## build 8
==> flow/design.v (excerpt) <==
module fpmultiplier (output logic [31:0] product, output logic ready,
		input logic [31:0] a, input logic clock, nreset);
clock: 8.18 ns
lec_check: 0
abc_area: 1
cap_margin: 20
cell_pad_in_sites_global_placement: 0
core_aspect_ratio: 0.5
core_margin: 9
core_utilization: 67
cts_cluster_diameter: 223
cts_cluster_size: 99
max_routing_layer: met4
place_density: 0.37
setup_slack_margin: -0.39
slew_margin: 20
run.sh (not shown) runs the stock make flow with config.mk's settings and CLKGATE_MAP_FILE=.
The inputs of build 38 differ from those of build 8 as listed below.
Settings: CTS_CLUSTER_DIAMETER removed (was 223); SETUP_SLACK_MARGIN removed (was -0.39); CORE_ASPECT_RATIO changed from 0.5 to 0.99; CTS_CLUSTER_SIZE changed from 99 to 24; CORE_UTILIZATION changed from 67 to 72; CORE_MARGIN changed from 9 to 2; the clock period (ns, I/O delays scaled along) changed from 8.18 to 6.24.
## What came out
Complete run, failing final checks: build 38, reason setup timing. Between build 8 and build 38, storage element area is lower for build 8, build 38 comes in above that. Delta (build 38 minus build 8): post-route worst setup slack went down by 1340 ps, final area has increased, final cell count rose by 215.
Setup changes, build 38 to build 32
Settings: a deleted CORE_ASPECT_RATIO that had been 0.99; a change of PLACE_DENSITY from 0.37 to 0.6; a change of CTS_CLUSTER_SIZE from 24 to 11; a deleted MAX_ROUTING_LAYER that had been met4; an added SETUP_SLACK_MARGIN of 0.72; a deleted CELL_PAD_IN_SITES_GLOBAL_PLACEMENT that had been 0; a change of the clock period (ns, I/O delays scaled along) from 6.24 to 3.59.
### Flow results
Build 32 failed in global routing with GRT-0232.
There was hardly any difference in die area between build 32 and build 38.
The run showing the greater pre-CTS setup slack is build 38.
The starting density of the core reported for build 32 is smaller than that of build 38 by 0.71 points.
For post-cts sizing count, dividing the value from build 38 by the value from build 32 gives 0.915.
From build 32 to build 38, count of H-tree levels built during CTS did not move at all.
Placed instance area (build 32 over build 38): increase, 430 sq um
Per the comparison of build 32 with build 38, post-CTS repair timing setup buffer count has increased; post-synthesis adder-cell area fraction has remained practically unchanged; number of placed instances, taps included has increased.
Comparing build 32 with build 38, the async set-reset flop share out of synthesis came out essentially unchanged.
[inputs] build 83 vs build 32
Settings: CORE_UTILIZATION changed from 72 to 40; ABC_AREA removed (was 1); SETUP_SLACK_MARGIN removed (was 0.72); CTS_CLUSTER_SIZE removed (was 11); the clock period (ns, I/O delays scaled along) changed from 3.59 to 8.27.
==> comparison <==
Build 83 -> build 32: maximum clock path buffer count delta 0, exact match
Build 83 vs. build 32: vertical die size went up, synthesized cell count went down.
The lower setup slack at placement of build 32 and build 83 is in build 32.
Higher chip footprint among build 32 and build 83: build 83
Compared with build 32, build 83 shows a higher mux contribution to synthesized area.
Build 83 was carried through to the last stage, and its layout satisfied the timing, design-rule and antenna checks.
Instance area at placement (build 83 / build 32): 0.901

========
The RTL this note starts from:
==> flow/design.v <==
module fpmultiplier (output logic [31:0] product, output logic ready,
		input logic [31:0] a, input logic clock, nreset);
enum {activation, start, loada, loadb, check, special, regularcalculation,carries, final_output}state;
logic [31:0] multi_a, multi_b;
logic [47:0] manti_48bit;
logic [22:0] manti_23bit; 
logic [9:0] expon; 
logic sign;
logic infinite_a,NaN_a,zero_a,infinite_b,NaN_b,zero_b; 
assign  infinite_a = (multi_a[30:23]==8'b11111111)&&(multi_a[22:0]==0);
assign  NaN_a = (multi_a[30:23]==8'b11111111)&&(multi_a[22:0]!=0);
assign  zero_a = (multi_a[30:23]==0);
assign  infinite_b = (multi_b[30:23]==8'b11111111)&&(multi_b[22:0]==0);
assign  NaN_b = (multi_b[30:23]==8'b11111111)&&(multi_b[22:0]!=0);
assign  zero_b = (multi_b[30:23]==0); 
always_ff @(posedge clock, negedge nreset)
if (~nreset)
  begin 
  product <=0;
  multi_a <= 0;
  multi_b <= 0;
  state <= start;
  ready <= 0;
  end
else
begin 
  case (state)
    activation:
           begin
           ready <=1;
           end
    start: 
           begin
           ready <= 0;
           state <= loada;
           end
    loada: 
           begin 
           multi_a <= a;
           state <= loadb;
           end
    loadb: 
           begin
           multi_b <= a;
           state <= check;        
           end
    check:
           begin
           sign <= multi_a[31]^multi_b[31];
           if(NaN_a||infinite_a||zero_a||NaN_b||infinite_b||zero_b)
           state <= special;
           else
           state <= regularcalculation;
           end
    special:
           begin
            state <= final_output;
            if (NaN_a||NaN_b) 
              begin
              expon <= 10'b0011111111;
              manti_23bit <= 1;
              end
            else if (infinite_a||infinite_b) 
              begin
              if (zero_a|zero_b)  
                begin
                expon <= 10'b0011111111;
                manti_23bit <= 1;  
                end
              else 
                begin
                expon <= 10'b0011111111;
                manti_23bit <= 0;
                end
              end
            else 
              begin 
              expon <= 10'b0000000000;
              manti_23bit <= 0;
              end
           end
    regularcalculation:
           begin
           state <= carries;
           sign <= multi_a[31]^multi_b[31];
           manti_48bit <= {1'b1, {multi_a[22:0]}}*{1'b1, {multi_b[22:0]}};
           expon <= {2'b00,multi_a[30:23]}+{2'b00,multi_b[30:23]}-10'd127; 
           end 
    carries:
           begin 
           state <= final_output;
           if (manti_48bit[47]==1)  
             begin
             expon <= expon + 1'b1; 
             manti_48bit <= manti_48bit>>1|{{25{1'b0}},1'b1,{22{1'b0}}}; 
             end
           else
             begin  
             manti_48bit <= manti_48bit|{{25{1'b0}},1'b1,{22{1'b0}}}; 
             end
           end
    final_output:
           begin 
           ready <= 1;
           state <= start;        
           if (NaN_a||infinite_a||zero_a||NaN_b||infinite_b||zero_b)
             product <= {sign,expon[7:0],manti_23bit};
           else if ($signed(expon) >= 255)
             product <= {sign,8'b11111111,23'd0};
           else if ($signed(expon) <= 0)
             product <= {sign,31'd0};
           else 
             product <= {sign,expon[7:0],manti_48bit[45:23]};
           end 
  endcase
end
endmodule
clock: 8.18 ns
lec_check: 0
cap_margin: 20
cell_pad_in_sites_global_placement: 0
core_aspect_ratio: 1.3
core_margin: 4
core_utilization: 40
cts_cluster_size: 24
hold_slack_margin: 0.04
max_routing_layer: met4
place_density_lb_addon: 0.29
slew_margin: 20
Change:
==> flow/config.mk (replaced) <==
export PLATFORM = sky130hd
export DESIGN_NAME = fpmultiplier
export DESIGN_NICKNAME = fpmultiplier
export VERILOG_FILES = /design/flow/design.v
export SDC_FILE = /design/flow/constraint.sdc
export NUM_CORES = 4
export LEC_CHECK = 0
export CAP_MARGIN = 20
export CORE_MARGIN = 8
export CORE_UTILIZATION = 40
export MAX_ROUTING_LAYER = met4
export SLEW_MARGIN = 15
==> flow/constraint.sdc (replaced) <==
create_clock -name core_clock -period 9.0 [get_ports {clock}]
set_input_delay 1.8000 -clock core_clock [delete_from_list [all_inputs] [get_ports {clock}]]
set_output_delay 1.8000 -clock core_clock [all_outputs]
set_load 0.01 [all_outputs]
Global-route usage went down by 2.4 points.
Routed wire length went down by 3.9%.
Synthesized cell count does not change.
Clock power went down by 8.7%.
Change:
--- a/flow/config.mk
+++ b/flow/config.mk
@@ -7,6 +7,6 @@
 export LEC_CHECK = 0
 export CAP_MARGIN = 20
-export CORE_MARGIN = 8
-export CORE_UTILIZATION = 40
-export MAX_ROUTING_LAYER = met4
-export SLEW_MARGIN = 15
+export CORE_MARGIN = 2
+export CORE_UTILIZATION = 36
+export PLACE_DENSITY = 0.6
+export SLEW_MARGIN = 20
==> flow/constraint.sdc (replaced) <==
create_clock -name core_clock -period 13.4 [get_ports {clock}]
set_input_delay 2.6800 -clock core_clock [delete_from_list [all_inputs] [get_ports {clock}]]
set_output_delay 2.6800 -clock core_clock [all_outputs]
set_load 0.01 [all_outputs]
Global-route usage came out lower by 0.19 points.
Design area is about the same.
Total power came out lower by 31%.
Die size came out higher by 1.1%.
Sequential share of layout area hardly moves.
Worst setup slack improves by 4300 ps.
Worst hold slack is about the same.
Maximum frequency came out lower by 1.6%.
Sequential power came out lower by 33%.
Change:
--- a/flow/config.mk
+++ b/flow/config.mk
@@ -6,7 +6,8 @@
 export NUM_CORES = 4
 export LEC_CHECK = 0
+export ABC_AREA = 1
 export CAP_MARGIN = 20
 export CORE_MARGIN = 2
-export CORE_UTILIZATION = 36
+export CORE_UTILIZATION = 72
 export PLACE_DENSITY = 0.6
 export SLEW_MARGIN = 20
==> flow/constraint.sdc (replaced) <==
create_clock -name core_clock -period 3.59 [get_ports {clock}]
set_input_delay 0.7180 -clock core_clock [delete_from_list [all_inputs] [get_ports {clock}]]
set_output_delay 0.7180 -clock core_clock [all_outputs]
set_load 0.01 [all_outputs]
Result: The changed run died in 5_1_grt on GRT-0232; area after synthesis rises by 5.1%; die size drops by 47%; synthesized cell count came out higher by about 27%.

========
== v52 ==
// fpmultiplier: RTL as listed in full above, without the edits since
clock: 7.35 ns
lec_check: 0
abc_area: 1
cap_margin: 20
core_margin: 2
core_utilization: 72
cts_cluster_diameter: 27
cts_cluster_size: 72
place_density_lb_addon: 0.2
setup_slack_margin: 1.85
slew_margin: 20
The log for v52 ends in 5_1_grt with error GRT-0232, so the run never completed.
Relative to v52, the following input files were edited for v57:
Settings: a deleted PLACE_DENSITY_LB_ADDON that had been 0.2; a deleted CTS_CLUSTER_SIZE that had been 72; a deleted CTS_CLUSTER_DIAMETER that had been 27; an added PLACE_DENSITY of 0.6; a change of SETUP_SLACK_MARGIN from 1.85 to -0.2; a change of the clock period (ns, I/O delays scaled along) from 7.35 to 7.06.
Notes after the runs:
- Post-DP HPWL in v57 is 2.8% above v52.
- Of v52 and v57, just one finished clean: v57.
- v52 never completed; the flow aborted with a tool error in 5_1_grt.
- Looking at v52 and v57, the area after synthesis is a wash.
- [compare] base=v52 new=v57: standard cell core area shows no meaningful change; clock sink count roughly the same.
For v25, these inputs were changed with respect to v57:
Settings: PLACE_DENSITY no longer set, was 0.6; SETUP_SLACK_MARGIN no longer set, was -0.2; PLACE_DENSITY_LB_ADDON now 0.18, previously not set; the clock period (ns, I/O delays scaled along) now 5.96, was 7.06.
==> results <==
v25 did not run to completion, as it errored out during 5_1_grt. Going from v57 to v25, placed cell area moved up; number of clock buffers inserted by TritonCTS shows no meaningful change; die area was more or less identical; parity-gate share of the synthesized area counting xor and xnor cells held. Per the comparison of v25 with v57, number of I/O port buffers roughly the same, cell area after technology mapping was more or less identical, area of the core saw little to no change. From v57 to v25 the numbers moved as follows: number of cells after detailed placement increased by 3.3% relative to the old numbers, minimum setup slack after placement dropped 0.81 ns. The lower post-CTS resize count came out of v57. Relative to v57, HPWL after detailed placement has increased by 4.5% in v25.
### v25 -> v41
Settings: PLACE_DENSITY_LB_ADDON: 0.18 -> unset; ABC_AREA: 1 -> unset; PLACE_DENSITY: unset -> 0.37; CTS_CLUSTER_DIAMETER: unset -> 252; the clock period (ns, I/O delays scaled along): 5.96 -> 6.16.
Findings:
Compared with v25, post-CTS setup buffer count in v41 decreased by more than 10%.
v41 vs v25 — average cell area after synthesis rose about 20%.
In v41 relative to v25, number of instances in the synthesized netlist had gone down by more than 10%.
v41: post-synthesis share of cell area spent on xor and xnor gates 0.63 points above v25
v41 vs. v25: area of the die fell by 1800 sq um, pre-placement core utilization saw an increase, die height decreased by about 2.4% relative to the old numbers.
FAIL v25 @ 5_1_grt: tool exited with error
v41 finished all stages; layout check result: FAIL, due to negative setup slack.

========
## job 4382
Starts from the design.v that is shown in full above.
make LEC_CHECK=0 CAP_MARGIN=20 CORE_MARGIN=2 CORE_UTILIZATION=40 PLACE_DENSITY=0.6 SLEW_MARGIN=20 finish   # period 9.0 ns
diff inputs: job 4382 => job 2175
Settings: changing CORE_UTILIZATION from 40 to 29; changing the clock period (ns, I/O delays scaled along) from 9.0 to 8.27.
[summary]
The fraction of area in clock buffers and inverters on job 4382 is in line with that on job 2175.
Reported for job 4382 and job 2175, proportion of synthesized area in mux cells turned out identical to the last digit.
In the floorplan summary, job 2175 is listed with a die area greater than that of job 4382.
Post-placement worst setup slack ends up higher on job 4382.
[inputs] job 7336 vs job 2175
Settings: swapping 29 for 66 in CORE_UTILIZATION; swapping 8.27 for 13.4 in the clock period (ns, I/O delays scaled along).
### Flow results
- Core utilization of the finished layout was higher in the run labelled job 7336.
- Job 7336: clock skew lower than job 2175
- Count of plain and timing-repair buffers was lower in job 7336 than in job 2175.
- Delta (job 7336 minus job 2175): final setup slack of the worst path climbed 4.27 ns, number of setup buffers added after CTS saw little to no change.
- In job 7336, number of vias after detailed routing is higher than in job 2175.
- Multi-input combinational area share (lower): job 2175
- Job 7336 vs job 2175: period utilization down in job 7336
- Taking job 2175 as the reference, in job 7336 clock latency on the worst-skew pair now smaller; final design instance area without fill shrank by 3.7%; final cell count -687.
What job 5439 does differently from job 7336 at the input level:
Settings: HOLD_SLACK_MARGIN: unset -> -0.09; CTS_CLUSTER_DIAMETER: unset -> 43; SETUP_SLACK_MARGIN: unset -> 0.8; TNS_END_PERCENT: unset -> 5; the clock period (ns, I/O delays scaled along): 13.4 -> 6.26.
==> comparison <==
The higher diode insertion count for antenna repair of job 7336 and job 5439 is in job 5439.
Job 7336 has a lower portion of total power attributed to the clock network than job 5439.
In the tables for job 7336 and job 5439, minimum clock period after layout reads lower with job 5439.
The setup slack of job 5439 is smaller than that of job 7336.
Of job 5439 and job 7336, it is job 5439 that has the higher first-pass GRT wire length.
Job 5439 vs. job 7336: multi-input combinational gate total comparable, length in cells of the worst reg-to-reg path now larger.
Post-layout period usage of the worst path came out higher on job 5439 than on job 7336.
Across job 7336 and job 5439, a clean result was obtained everywhere but in job 5439.
The final report for job 5439 shows a completed flow and a layout that fails verification, specifically negative setup slack.
Lower maximum cell stage delay along the critical path was reported by job 5439, not job 7336.
Of job 7336 and job 5439, the run reporting the lower reported net switching power was job 7336.
Status: worst hold slack parity (job 5439, job 7336)

========
Starts from the design.v that is shown in full above.
make LEC_CHECK=0 CAP_MARGIN=15 CORE_MARGIN=7 CORE_UTILIZATION=32 CTS_CLUSTER_DIAMETER=104 GPL_TIMING_DRIVEN=1 HOLD_SLACK_MARGIN=0.06 MAX_ROUTING_LAYER=met4 MIN_ROUTING_LAYER=met2 PLACE_DENSITY_LB_ADDON=0.22 SLEW_MARGIN=15 finish   # period 8.34 ns
The first run completed without violations.
Then changed:
- CAP_MARGIN: 15 -> 20
- CORE_MARGIN: 7 -> 2
- CORE_UTILIZATION: 32 -> 72
- CTS_CLUSTER_DIAMETER: 104 -> unset
- GPL_TIMING_DRIVEN: 1 -> unset
- HOLD_SLACK_MARGIN: 0.06 -> unset
- MAX_ROUTING_LAYER: met4 -> unset
- MIN_ROUTING_LAYER: met2 -> unset
- PLACE_DENSITY: unset -> 0.64
- PLACE_DENSITY_LB_ADDON: 0.22 -> unset
- SLEW_MARGIN: 15 -> 20
- clock period: 8.34 -> 7.22 ns (I/O delays scaled with it)
After rerunning: The changed run completed without violations; via count came out lower by 22%; die area fell by about 60%; non-clock buffer count rises by 64.
Then changed:
- CTS_CLUSTER_DIAMETER: unset -> 27
- SETUP_SLACK_MARGIN: unset -> 1.39
Result: The new run completed with no timing, DRC or antenna violations; clock skew is about the same; wire length went up by 10%; final cell count went up by 1.6%; count of clock-buffer cells in the layout went up by 3; design area went up by 5.5%.
Then changed:
- CTS_CLUSTER_DIAMETER: 27 -> unset
- CTS_CLUSTER_SIZE: unset -> 97
- PLACE_DENSITY: 0.64 -> 0.38
- SETUP_SLACK_MARGIN: 1.39 -> unset
- TNS_END_PERCENT: unset -> 40
- clock period: 7.22 -> 6.56 ns (I/O delays scaled with it)
Outcome: This time the run completed, yet does not pass: negative setup slack. Non-clock buffer count grows by 127. Routed wire length grows by 3.4%. Clock-buffer cell count shrinks by 1. Setup slack degrades by 0.67 ns.
Then changed:
- ABC_AREA: unset -> 1
- CTS_CLUSTER_SIZE: 97 -> unset
- PLACE_DENSITY: 0.38 -> 0.6
- TNS_END_PERCENT: 40 -> unset
- clock period: 6.56 -> 7.86 ns (I/O delays scaled with it)
This time the run produced a clean layout.
Global-route usage drops by 0.15 points.
Die size went up by about 5%.
Synthesized cell count climbs by 27%.
Power figures rest on the tool's default switching activity, not on a simulated workload.
